==> build 17 <==
Design seq_mult, start of the top module:
module seq_mult(d, done, clk, a, b, go, reset);
  parameter n=32, log2n=5;
  output [2*n-1:0] d;
  output reg done;
	input clk;
	input [n-1:0] a, b;
	input go, reset;
	reg c;
	reg [n-1:0] p, q, m;
	reg [log2n:0]count;
	reg [n:0] sum;
	reg [log2n:0] count_n;
	always @(posedge clk, posedge reset)
		if(reset == 1) begin
			done <= 0;
		end
    else if(reset == 0) begin
			if(go) begin
				c <= 0;
        p <= 0;
				q <= a;
				m <= b;
				done <= 0;
				count <= n;
      end
			else if (!done) begin
				if (q[0] == 0) begin
					sum = 0 + p; 
				end
				else begin
					sum = m + p; 
				end
				{c,p,q} <= {sum,q} >> 1;
				count_n = count - 1;
				count <= count_n;
				if (count_n == 0) begin
					done <= 1;
				end
			end
		end
	assign d = {p,q};
endmodule
export LEC_CHECK = 0
export CAP_MARGIN = 20
export CORE_ASPECT_RATIO = 1.95
export CORE_MARGIN = 2
export CORE_UTILIZATION = 40
export CTS_CLUSTER_DIAMETER = 377
export CTS_CLUSTER_SIZE = 99
export SLEW_MARGIN = 20
export TNS_END_PERCENT = 5
create_clock -name core_clock -period 3.3 [get_ports {clk}]
run.sh (not shown) runs the stock make flow with config.mk's settings and CLKGATE_MAP_FILE=.
==> build 52 (differences from build 17) <==
CORE_ASPECT_RATIO = unset   (was 1.95)
CORE_MARGIN = 10   (was 2)
CORE_UTILIZATION = 56   (was 40)
CTS_CLUSTER_DIAMETER = 356   (was 377)
CTS_CLUSTER_SIZE = 98   (was 99)
MIN_ROUTING_LAYER = met2   (was unset)
PLACE_DENSITY = 0.6   (was unset)
==> build 33 (differences from build 17) <==
CORE_ASPECT_RATIO = unset   (was 1.95)
CORE_UTILIZATION = 68   (was 40)
CTS_CLUSTER_DIAMETER = unset   (was 377)
CTS_CLUSTER_SIZE = 37   (was 99)
SETUP_SLACK_MARGIN = -0.16   (was unset)
TNS_END_PERCENT = unset   (was 5)
==> flow/constraint.sdc (replaced) <==
create_clock -name core_clock -period 2.64 [get_ports {clk}]
set_input_delay 0.5280 -clock core_clock [delete_from_list [all_inputs] [get_ports {clk}]]
set_output_delay 0.5280 -clock core_clock [all_outputs]
set_load 0.01 [all_outputs]
==> comparison table <==
Leakage power figure: build 33 -; build 17 2.89 nW; build 52 2.85 nW
Final Total Pwr: build 33 -; build 17 3.76 mW; build 52 3.55 mW
Fmax: build 33 -; build 17 329 MHz; build 52 325 MHz
Final instance area: build 33 -; build 17 0.00771 mm²; build 52 0.00754 mm²
Clock share of power: build 33 -; build 17 28.4%; build 52 23.3%
DP Cell Count: build 33 756; build 17 803; build 52 750
Die X: build 33 96.8 µm; build 17 90.6 µm; build 52 122 µm
Final GP Congestion: build 33 0.962; build 17 0.894; build 52 1.01
Run status: build 33 did not finish; build 17 no timing/DRC/antenna violations; build 52 no timing/DRC/antenna violations
Last stage reached: build 33 5_1_grt; build 17 -; build 52 -
Post-route core utilization: build 33 -; build 17 54.0%; build 52 73.4%
Final period demand of the worst path: build 33 -; build 17 3040 ps; build 52 3070 ps
Count of standard-cell rows: build 33 33; build 17 61; build 52 37
Number of antenna repair diodes: build 33 -; build 17 0; build 52 0
Clk slew on worst S/H paths: build 33 -; build 17 80 ps; build 52 120 ps
Sequential cell area in the final layout: build 33 -; build 17 0.00309 mm²; build 52 0.00309 mm²
Post-CTS Repair Setup Buffers: build 33 3; build 17 0; build 52 0
Pins Over Slew Limit: build 33 -; build 17 0; build 52 0
Worst R2R Setup Slack: build 33 -; build 17 260 ps; build 52 230 ps
Crit path DRT: build 33 -; build 17 3410 ps; build 52 3490 ps
Clock latency reported for the late side of the worst-skew pair: build 33 -; build 17 350 ps; build 52 430 ps
Cell depth of the worst flop-to-flop path: build 33 -; build 17 9; build 52 9

---

==> inputs of run a <==
==> flow/design.v <==
module seq_mult(d, done, clk, a, b, go, reset);
  parameter n=32, log2n=5;
  output [2*n-1:0] d;
  output reg done;
	input clk;
	input [n-1:0] a, b;
	input go, reset;
	reg c;
	reg [n-1:0] p, q, m;
	reg [log2n:0]count;
	reg [n:0] sum;
	reg [log2n:0] count_n;
	always @(posedge clk, posedge reset)
		if(reset == 1) begin
			done <= 0;
		end
    else if(reset == 0) begin
			if(go) begin
				c <= 0;
        p <= 0;
				q <= a;
				m <= b;
				done <= 0;
				count <= n;
      end
			else if (!done) begin
				if (q[0] == 0) begin
					sum = 0 + p; 
				end
				else begin
					sum = m + p; 
				end
				{c,p,q} <= {sum,q} >> 1;
				count_n = count - 1;
				count <= count_n;
				if (count_n == 0) begin
					done <= 1;
				end
			end
		end
	assign d = {p,q};
endmodule
==> flow/run.sh <==
#!/bin/bash
# the make line also repeats each setting of config.mk as NAME=value (left out here)
make -C /OpenROAD-flow-scripts/flow DESIGN_CONFIG=/design/flow/config.mk WORK_HOME=/design/flow/orfs CLKGATE_MAP_FILE= finish
==> flow/config.mk <==
export PLATFORM = sky130hd
export DESIGN_NAME = seq_mult
export DESIGN_NICKNAME = seq_mult
export VERILOG_FILES = /design/flow/design.v
export SDC_FILE = /design/flow/constraint.sdc
export NUM_CORES = 4
export LEC_CHECK = 0
export CAP_MARGIN = 20
export CORE_MARGIN = 2
export CORE_UTILIZATION = 50
export CTS_CLUSTER_DIAMETER = 145
export CTS_CLUSTER_SIZE = 98
export PLACE_DENSITY = 0.6
export SLEW_MARGIN = 20
==> flow/constraint.sdc <==
create_clock -name core_clock -period 1.89 [get_ports {clk}]
set_input_delay 0.3780 -clock core_clock [delete_from_list [all_inputs] [get_ports {clk}]]
set_output_delay 0.3780 -clock core_clock [all_outputs]
set_load 0.01 [all_outputs]
==> run b (differences from run a) <==
--- a/flow/config.mk
+++ b/flow/config.mk
@@ -8,7 +8,5 @@
 export CAP_MARGIN = 20
 export CORE_MARGIN = 2
-export CORE_UTILIZATION = 50
-export CTS_CLUSTER_DIAMETER = 145
-export CTS_CLUSTER_SIZE = 98
+export CORE_UTILIZATION = 66
 export PLACE_DENSITY = 0.6
 export SLEW_MARGIN = 20
==> flow/constraint.sdc (replaced) <==
create_clock -name core_clock -period 2.67 [get_ports {clk}]
set_input_delay 0.5340 -clock core_clock [delete_from_list [all_inputs] [get_ports {clk}]]
set_output_delay 0.5340 -clock core_clock [all_outputs]
set_load 0.01 [all_outputs]
==> run c (differences from run a) <==
--- a/flow/config.mk
+++ b/flow/config.mk
@@ -7,8 +7,11 @@
 export LEC_CHECK = 0
 export CAP_MARGIN = 20
+export CORE_ASPECT_RATIO = 0.5
 export CORE_MARGIN = 2
-export CORE_UTILIZATION = 50
-export CTS_CLUSTER_DIAMETER = 145
+export CORE_UTILIZATION = 44
+export CTS_CLUSTER_DIAMETER = 356
 export CTS_CLUSTER_SIZE = 98
 export PLACE_DENSITY = 0.6
+export SETUP_SLACK_MARGIN = 0.93
 export SLEW_MARGIN = 20
+export TNS_END_PERCENT = 5
==> flow/constraint.sdc (replaced) <==
create_clock -name core_clock -period 3.3 [get_ports {clk}]
set_input_delay 0.6600 -clock core_clock [delete_from_list [all_inputs] [get_ports {clk}]]
set_output_delay 0.6600 -clock core_clock [all_outputs]
set_load 0.01 [all_outputs]
==> run d (differences from run a) <==
--- a/flow/config.mk
+++ b/flow/config.mk
@@ -8,7 +8,7 @@
 export CAP_MARGIN = 20
 export CORE_MARGIN = 2
-export CORE_UTILIZATION = 50
-export CTS_CLUSTER_DIAMETER = 145
-export CTS_CLUSTER_SIZE = 98
+export CORE_UTILIZATION = 66
+export CTS_CLUSTER_DIAMETER = 354
+export CTS_CLUSTER_SIZE = 41
 export PLACE_DENSITY = 0.6
 export SLEW_MARGIN = 20
==> flow/constraint.sdc (replaced) <==
create_clock -name core_clock -period 3.1 [get_ports {clk}]
set_input_delay 0.6200 -clock core_clock [delete_from_list [all_inputs] [get_ports {clk}]]
set_output_delay 0.6200 -clock core_clock [all_outputs]
set_load 0.01 [all_outputs]
==> results.txt <==
P_comb -> 0.00183 W
Status -> finished with violations
Finished Layout Cells -> 779
Final worst slack -> -327.4 ps
SO Faults -> negative setup slack
Final setup fails -> 20
# the run above: run b

==> results.txt <==
1st-iter DRT viols -> 292
Finished Layout Cells -> 932
SO Faults -> negative setup slack
Status -> finished with violations
Met2 wire length -> 8376 um
Final setup fails -> 29
Post-route setup TNS -> -15530 ps
Fill cells -> 692
P_comb -> 0.00279 W
Final worst slack -> -750.8 ps
# the run above: run a

==> results.txt <==
Finished Layout Cells -> 738
P_comb -> 0.00114 W
Final worst slack -> 100.8 ps
Nonclk buf count -> 140
Status -> finished clean
Final setup fails -> 0
# the run above: run d

==> results.txt <==
Routed Antenna Nets -> 0
Finished Layout Cells -> 811
Setup CP Type -> reg -> reg
# Cells Yosys -> 491
Final setup fails -> 0
Status -> finished clean
# the run above: run c


---

==> build 71: inputs <==
// seq_mult: RTL as listed in full above, without the edits since
clock: 3.35 ns
lec_check: 0
abc_area: 0
cap_margin: 10
cell_pad_in_sites_detail_placement: 0
cell_pad_in_sites_global_placement: 3
core_aspect_ratio: 1.01
core_margin: 2
core_utilization: 20
cts_cluster_diameter: 27
gpl_timing_driven: 1
hold_slack_margin: 0.14
max_routing_layer: met4
min_routing_layer: met1
place_density_lb_addon: 0.19
setup_slack_margin: 0.24
slew_margin: 10
tns_end_percent: 60
==> inputs of trial 52, as changes to build 71 <==
ABC_AREA = default   (was 0)
CAP_MARGIN = 20   (was 10)
CELL_PAD_IN_SITES_DETAIL_PLACEMENT = default   (was 0)
CELL_PAD_IN_SITES_GLOBAL_PLACEMENT = default   (was 3)
CORE_ASPECT_RATIO = default   (was 1.01)
CORE_UTILIZATION = 53   (was 20)
CTS_CLUSTER_DIAMETER = default   (was 27)
GPL_TIMING_DRIVEN = default   (was 1)
HOLD_SLACK_MARGIN = default   (was 0.14)
MAX_ROUTING_LAYER = default   (was met4)
MIN_ROUTING_LAYER = default   (was met1)
PLACE_DENSITY_LB_ADDON = default   (was 0.19)
SETUP_SLACK_MARGIN = 0.44   (was 0.24)
SLEW_MARGIN = 20   (was 10)
TNS_END_PERCENT = default   (was 60)
==> flow/constraint.sdc (replaced) <==
create_clock -name core_clock -period 2.23 [get_ports {clk}]
set_input_delay 0.4460 -clock core_clock [delete_from_list [all_inputs] [get_ports {clk}]]
set_output_delay 0.4460 -clock core_clock [all_outputs]
set_load 0.01 [all_outputs]
==> inputs of build 67, as changes to build 71 <==
ABC_AREA = default   (was 0)
CAP_MARGIN = 20   (was 10)
CELL_PAD_IN_SITES_DETAIL_PLACEMENT = default   (was 0)
CELL_PAD_IN_SITES_GLOBAL_PLACEMENT = default   (was 3)
CORE_ASPECT_RATIO = default   (was 1.01)
CORE_UTILIZATION = 72   (was 20)
CTS_CLUSTER_DIAMETER = default   (was 27)
CTS_CLUSTER_SIZE = 24   (was default)
GPL_TIMING_DRIVEN = default   (was 1)
HOLD_SLACK_MARGIN = default   (was 0.14)
MAX_ROUTING_LAYER = default   (was met4)
MIN_ROUTING_LAYER = default   (was met1)
PLACE_DENSITY_LB_ADDON = 0.04   (was 0.19)
SETUP_SLACK_MARGIN = 0.69   (was 0.24)
SLEW_MARGIN = 20   (was 10)
TNS_END_PERCENT = default   (was 60)
==> flow/constraint.sdc (replaced) <==
create_clock -name core_clock -period 2.3 [get_ports {clk}]
set_input_delay 0.4600 -clock core_clock [delete_from_list [all_inputs] [get_ports {clk}]]
set_output_delay 0.4600 -clock core_clock [all_outputs]
set_load 0.01 [all_outputs]
==> inputs of build 7, as changes to build 71 <==
ABC_AREA = default   (was 0)
CAP_MARGIN = 20   (was 10)
CELL_PAD_IN_SITES_DETAIL_PLACEMENT = default   (was 0)
CELL_PAD_IN_SITES_GLOBAL_PLACEMENT = default   (was 3)
CORE_ASPECT_RATIO = default   (was 1.01)
CORE_UTILIZATION = 40   (was 20)
CTS_CLUSTER_DIAMETER = 235   (was 27)
GPL_TIMING_DRIVEN = default   (was 1)
HOLD_SLACK_MARGIN = default   (was 0.14)
MAX_ROUTING_LAYER = default   (was met4)
MIN_ROUTING_LAYER = default   (was met1)
PLACE_DENSITY_LB_ADDON = default   (was 0.19)
SETUP_SLACK_MARGIN = -0.01   (was 0.24)
SLEW_MARGIN = 35   (was 10)
TNS_END_PERCENT = default   (was 60)
==> flow/constraint.sdc (replaced) <==
create_clock -name core_clock -period 3.3 [get_ports {clk}]
set_input_delay 0.6600 -clock core_clock [delete_from_list [all_inputs] [get_ports {clk}]]
set_output_delay 0.6600 -clock core_clock [all_outputs]
set_load 0.01 [all_outputs]
==> summary of the runs <==
Build 7 finished with timing, DRC and antenna clean. Trial 52 produced a layout that fails on negative setup slack. Build 71 completed without violations. Build 67 aborted during global placement.
Between build 7 and trial 52, the lower clock power is in build 7 (gap about 10%, measured against trial 52).
In sequential power, build 7 and build 71 hardly differ.
Against build 7, the clock skew of build 71 is higher by 0.0067 ns.
Final cell count: build 7 is lower than build 71 (about 20%).
Utilization: trial 52 > build 7 > build 71.
Against trial 52, the final area of build 71 is smaller by about 14%.
Between trial 52 and build 7, the lower combinational power is in build 7 (gap 130%, measured against build 7).
Of trial 52 and build 7, build 7 has the higher count of clock-buffer cells in the layout (gap 1).
Total power, highest first: trial 52, build 71, build 7.
Power is estimated from default activity; no workload was simulated.
